== onyx ==
Design Final_Project, start of the top module:
module Final_Project(reset,sw1,sw2,sw3,sw4,FPGA_clk,dot_row,dot0_col,dot1_col,
							out1, out2, out3, out4, out5, out6);
input FPGA_clk;	 
input reset, sw1, sw2, sw3, sw4; 
output [7:0]dot_row, dot0_col, dot1_col;
output [6:0]out1, out2, out3, out4, out5, out6;
reg [3:0]x;	 
reg move_x;	 
reg [1:0]move_y;	 
reg [2:0]y;	 
reg [1:0]gamestate;	 
reg [6:0]timecount;  
reg [6:0]lscore, rscore;
reg [3:0]x_q;
reg [2:0]y_q;
reg [1:0]gamestate_q;
reg [6:0]lscore_q, rscore_q;
wire [7:0]my_plate, enemy_plate; 
wire ballclk;
wire plateclk;
wire timeclk;
wire refreshclk;	
wire dotmatrixclk;
wire goalclk;
wire [7:0]dot_row, dot0_col, dot1_col;
wire [6:0]out1, out2, out3, out4, out5, out6;
dotmatrix DOT(.clk(FPGA_clk), .reset(reset), .en(dotmatrixclk), .gamestate(gamestate_q), .dot_row(dot_row), 
				  .dot0_col(dot0_col), .dot1_col(dot1_col), .my_plate(my_plate),
				  .rscore(rscore_q), .lscore(lscore_q),
				  .enemy_plate(enemy_plate), .x(x_q), .y(y_q));
plate PLA (.reset(reset), .clk(FPGA_clk), .en(plateclk), .sw1(sw1), .sw2(sw2), .sw3(sw3), .sw4(sw4), 
			  .nextleftpos(my_plate), .nextrightpos(enemy_plate));
sevendisplay SEV(.lscore(lscore), .rscore(rscore), .timecount(timecount),
					  .out1(out1), .out2(out2), .out3(out3), .out4(out4),
					  .out5(out5), .out6(out6));
clock CLK(.clk(FPGA_clk), .reset(reset), .ballclk(ballclk), .plateclk(plateclk),
			 .timeclk(timeclk), .refreshclk(refreshclk), .dotmatrixclk(dotmatrixclk),.goalclk(goalclk));	
	always@(posedge FPGA_clk) 	 
	begin						 
		if(!reset)				 
		begin
			timecount = 7'd5;
			move_x = 1'b1;
			move_y = 2'd2;
			x = 4'd14;
			y = 3'd3;
			lscore = 0;
			rscore = 0;
			gamestate = 2'd0;
		end
		else						 
		begin					 
			if(gamestate == 2'd0)	
  ...
Size: ~3200 cells after synthesis, roughly 260 flip-flops, ~72 I/O pins, about 0.020 mm2 of cells after synthesis.
clock: 4.36 ns
lec_check: 0
abc_area: 1
cap_margin: 20
core_margin: 2
core_utilization: 72
cts_cluster_diameter: 210
gpl_timing_driven: 1
hold_slack_margin: -0.09
max_routing_layer: met4
setup_slack_margin: -0.35
slew_margin: 20
tns_end_percent: 80
run.sh (not shown) runs the stock make flow with config.mk's settings and CLKGATE_MAP_FILE=.
onyx finished every stage; the final checks, however, were not passed, the failures being setup timing.
Here is what was changed in the inputs of indigo compared with onyx.
# onyx
export LEC_CHECK = 0
export ABC_AREA = 1
export CAP_MARGIN = 20
export CORE_MARGIN = 2
export CORE_UTILIZATION = 72
export CTS_CLUSTER_DIAMETER = 210
export GPL_TIMING_DRIVEN = 1
export HOLD_SLACK_MARGIN = -0.09
export MAX_ROUTING_LAYER = met4
export SETUP_SLACK_MARGIN = -0.35
export SLEW_MARGIN = 20
export TNS_END_PERCENT = 80
create_clock -name core_clock -period 4.36 [get_ports {FPGA_clk}]
# indigo
export LEC_CHECK = 0
export CAP_MARGIN = 20
export CORE_MARGIN = 2
export CORE_UTILIZATION = 68
export MAX_ROUTING_LAYER = met4
export SLEW_MARGIN = 20
create_clock -name core_clock -period 4.21 [get_ports {FPGA_clk}]
### Flow results
STATUS run=indigo STAGES=ALL_DONE FINAL_CHECKS=FAILED CAUSE=setup timing
indigo vs onyx: design area down in indigo
indigo: summed standard-cell area reported by yosys is 0.0016 mm2 lower than what onyx reported.
Detailed-routed wire length on met3, indigo and onyx: lower on indigo
Summary of indigo over onyx: critical path depth -3, total power +0.19 mW.

* * *

Starting RTL as in the previous note.
Settings: LEC_CHECK=0, ABC_AREA=1, CAP_MARGIN=20, CORE_MARGIN=2, CORE_UTILIZATION=40, GPL_ROUTABILITY_DRIVEN=1, GPL_TIMING_DRIVEN=1, MIN_ROUTING_LAYER=met1, PLACE_DENSITY=0.51, SLEW_MARGIN=5, TNS_END_PERCENT=70; clock period 10.0 ns.
Edit:
--- a/flow/config.mk
+++ b/flow/config.mk
@@ -9,9 +9,8 @@
 export CAP_MARGIN = 20
 export CORE_MARGIN = 2
-export CORE_UTILIZATION = 40
-export GPL_ROUTABILITY_DRIVEN = 1
+export CORE_UTILIZATION = 68
+export CTS_CLUSTER_DIAMETER = 210
 export GPL_TIMING_DRIVEN = 1
-export MIN_ROUTING_LAYER = met1
-export PLACE_DENSITY = 0.51
+export MAX_ROUTING_LAYER = met4
 export SLEW_MARGIN = 5
-export TNS_END_PERCENT = 70
+export TNS_END_PERCENT = 80
==> flow/constraint.sdc (replaced) <==
create_clock -name core_clock -period 4.15 [get_ports {FPGA_clk}]
set_input_delay 0.8300 -clock core_clock [delete_from_list [all_inputs] [get_ports {FPGA_clk}]]
set_output_delay 0.8300 -clock core_clock [all_outputs]
set_load 0.01 [all_outputs]
Result: The new run stopped in global routing. Die size decreases by 41%. Synthesized area is unchanged. Synthesized cell count stays the same.
Edit:
--- a/flow/config.mk
+++ b/flow/config.mk
@@ -6,11 +6,11 @@
 export NUM_CORES = 4
 export LEC_CHECK = 0
-export ABC_AREA = 1
 export CAP_MARGIN = 20
 export CORE_MARGIN = 2
-export CORE_UTILIZATION = 68
+export CORE_UTILIZATION = 42
 export CTS_CLUSTER_DIAMETER = 210
-export GPL_TIMING_DRIVEN = 1
+export GPL_TIMING_DRIVEN = 0
 export MAX_ROUTING_LAYER = met4
-export SLEW_MARGIN = 5
+export PLACE_DENSITY_LB_ADDON = 0.02
+export SLEW_MARGIN = 20
 export TNS_END_PERCENT = 80
==> flow/constraint.sdc (replaced) <==
create_clock -name core_clock -period 6.01 [get_ports {FPGA_clk}]
set_input_delay 1.2020 -clock core_clock [delete_from_list [all_inputs] [get_ports {FPGA_clk}]]
set_output_delay 1.2020 -clock core_clock [all_outputs]
set_load 0.01 [all_outputs]
- The changed run finished with timing, DRC and antenna clean
- synthesized area drops by a little under a tenth
- die area climbs by well over a third
- synthesized cell count drops by a quarter to a third
Edit:
==> flow/config.mk (replaced) <==
export PLATFORM = sky130hd
export DESIGN_NAME = Final_Project
export DESIGN_NICKNAME = Final_Project
export VERILOG_FILES = /design/flow/design.v
export SDC_FILE = /design/flow/constraint.sdc
export NUM_CORES = 4
export LEC_CHECK = 0
export CAP_MARGIN = 20
export CORE_MARGIN = 2
export CORE_UTILIZATION = 40
export SLEW_MARGIN = 20
==> flow/constraint.sdc (replaced) <==
create_clock -name core_clock -period 8.18 [get_ports {FPGA_clk}]
set_input_delay 1.6360 -clock core_clock [delete_from_list [all_inputs] [get_ports {FPGA_clk}]]
set_output_delay 1.6360 -clock core_clock [all_outputs]
set_load 0.01 [all_outputs]
Outcome: Die area increases by 4.9%. Critical path depth drops by 2. Design area shrinks by 2.4%. Worst hold slack got worse by 0.0078 ns. Worst setup slack improved by 1.2 ns. Global-route usage shrinks by 3.5 points. Total power shrinks by 27%. Core utilization shrinks by 3.6 points.
Power is estimated from default activity; no workload was simulated.
